## mult32x32
module mult32x32 (
    input logic clk,             
    input logic reset,           
    input logic start,           
    input logic [31:0] a,        
    input logic [31:0] b,        
    output logic busy,           
    output logic [63:0] product  
);
==> flow/config.mk <==
export PLATFORM = sky130hd
export DESIGN_NAME = mult32x32
export DESIGN_NICKNAME = mult32x32
export VERILOG_FILES = /design/flow/design.v
export SDC_FILE = /design/flow/constraint.sdc
export NUM_CORES = 4
export LEC_CHECK = 0
export CAP_MARGIN = 40
export CORE_ASPECT_RATIO = 1.38
export CORE_MARGIN = 2
export CORE_UTILIZATION = 40
export CTS_CLUSTER_DIAMETER = 307
export CTS_CLUSTER_SIZE = 27
export MAX_ROUTING_LAYER = met4
export MIN_ROUTING_LAYER = met2
export SLEW_MARGIN = 20
==> flow/constraint.sdc <==
create_clock -name core_clock -period 8.23 [get_ports {clk}]
set_input_delay 1.6460 -clock core_clock [delete_from_list [all_inputs] [get_ports {clk}]]
set_output_delay 1.6460 -clock core_clock [all_outputs]
set_load 0.01 [all_outputs]
run.sh (not shown) runs the stock make flow with config.mk's settings and CLKGATE_MAP_FILE=.
The starting point produced a layout that fails on design-rule violations, negative setup slack.
Rerun with:
==> flow/config.mk (replaced) <==
export PLATFORM = sky130hd
export DESIGN_NAME = mult32x32
export DESIGN_NICKNAME = mult32x32
export VERILOG_FILES = /design/flow/design.v
export SDC_FILE = /design/flow/constraint.sdc
export NUM_CORES = 4
export LEC_CHECK = 0
export CAP_MARGIN = 20
export CORE_MARGIN = 2
export CORE_UTILIZATION = 15
export SLEW_MARGIN = 20
==> flow/constraint.sdc (replaced) <==
create_clock -name core_clock -period 14.9 [get_ports {clk}]
set_input_delay 2.9800 -clock core_clock [delete_from_list [all_inputs] [get_ports {clk}]]
set_output_delay 2.9800 -clock core_clock [all_outputs]
set_load 0.01 [all_outputs]
Outcome:
- This time the run finished with timing, DRC and antenna clean
- design area fell by about 30%
- register-to-register slack gains 5.1 ns
- routed wire length fell by about 23%
- first-iteration DRC count fell by about 80%
- count of clock-buffer cells in the layout rose by 2
- via count fell by 42%
Rerun with:
--- a/flow/config.mk
+++ b/flow/config.mk
@@ -9,3 +9,3 @@
 export CORE_MARGIN = 2
-export CORE_UTILIZATION = 15
+export CORE_UTILIZATION = 40
 export SLEW_MARGIN = 20
==> flow/constraint.sdc (replaced) <==
create_clock -name core_clock -period 16.5 [get_ports {clk}]
set_input_delay 3.3000 -clock core_clock [delete_from_list [all_inputs] [get_ports {clk}]]
set_output_delay 3.3000 -clock core_clock [all_outputs]
set_load 0.01 [all_outputs]
- routed wire length decreases by 11%
- global-route usage increases by 13 points
- non-clock buffer count decreases by 2
- synthesized area does not change
- sequential share of layout area increases by 0.75 points
- via count decreases by 0.40%
- count of clock-buffer cells in the layout does not change
- core utilization increases by 29 points
- final area decreases by 5.5%
- worst hold slack got worse by 0.011 ns
Rerun with:
--- a/flow/config.mk
+++ b/flow/config.mk
@@ -9,3 +9,4 @@
 export CORE_MARGIN = 2
-export CORE_UTILIZATION = 40
+export CORE_UTILIZATION = 62
+export PLACE_DENSITY = 0.4
 export SLEW_MARGIN = 20
==> flow/constraint.sdc (replaced) <==
create_clock -name core_clock -period 10.4 [get_ports {clk}]
set_input_delay 2.0800 -clock core_clock [delete_from_list [all_inputs] [get_ports {clk}]]
set_output_delay 2.0800 -clock core_clock [all_outputs]
set_load 0.01 [all_outputs]
- design area went up by about 5.6%
- synthesized area is unchanged
- setup slack is worse by 4.0 ns
- global-route usage went up by 13 points
- via count went up by 8.9%

## run 1
Starting RTL as in the previous note.
Settings: LEC_CHECK=0, ABC_AREA=1, CAP_MARGIN=20, CORE_MARGIN=2, CORE_UTILIZATION=72, CTS_CLUSTER_DIAMETER=400, CTS_CLUSTER_SIZE=92, PLACE_DENSITY=0.38, SETUP_SLACK_MARGIN=1.4, SLEW_MARGIN=20; clock period 4.7 ns.
Run 1 did not finish; a tool error ended it in detailed placement (3_5_place_dp).
## Diff of input files: run 2 against run 1
- ABC_AREA removed (was 1)
- PLACE_DENSITY removed (was 0.38)
- CTS_CLUSTER_SIZE removed (was 92)
- CORE_UTILIZATION changed from 72 to 40
- SETUP_SLACK_MARGIN removed (was 1.4)
- CTS_CLUSTER_DIAMETER removed (was 400)
- the clock period (ns, I/O delays scaled along) changed from 4.7 to 11.0
[summary]
- The sole clean run among run 1 and run 2 is run 2.
- detailed placement (3_5_place_dp): run 1 exited with error
- From run 1 to run 2 the numbers moved as follows: die size picked up an extra about 60%; mux cell area share after synthesis shows an increase of 1.5 points; fraction of the mapped netlist area in compound gates moved up; floorplan die width went up; adder-cell share of the synthesized area increased by 2.7 points relative to the old numbers.
- Relative to run 1, synthesized cell count decreased by 529 in run 2.
- Simple-gate share of the synthesized area, run 1 and run 2: higher on run 1
- Post-synthesis cell type count grows by more than a quarter when moving from run 1 to run 2.
What run 3 does differently from run 2 at the input level:
- TNS_END_PERCENT now 5, previously not set
- CORE_UTILIZATION now 58, was 40
- the clock period (ns, I/O delays scaled along) now 8.01, was 11.0
[summary]
- The final report for run 3 shows a completed flow and a layout that fails verification, specifically setup timing.
- Relative to run 2, the cell count measured on run 3 has increased by more than 10%.
- Finished layout cell area in run 3 is about 26% above run 2.
- Run 3 vs run 2, detailed-routing iteration count for the pre-antenna-repair pass went up by 4.
- Run 2 → run 3: critical path depth +2; fraction of the core area covered by cells at the end of the flow went up 41 points; starting utilization of the core area moved up; total global-route track usage picked up an extra 19 points.
- Re setup slack after layout: run 3 and run 2 aren't equal, and the higher value belongs to run 2.
- In the reports for run 3 and run 2, the smaller met1 wire length belongs to run 2.
What run 4 does differently from run 3 at the input level:
- removing TNS_END_PERCENT (formerly 5)
- changing CORE_UTILIZATION from 58 to 40
- changing the clock period (ns, I/O delays scaled along) from 8.01 to 12.0
[summary]
- Between run 4 and run 3, it is run 4 whose headroom to the max-slew limit is lower, by 7.1 points.
- Run 4: flow completed, timing, DRC and antenna clean
- Run 4 vs run 3: detailed placer's ending HPWL down by more than 10%
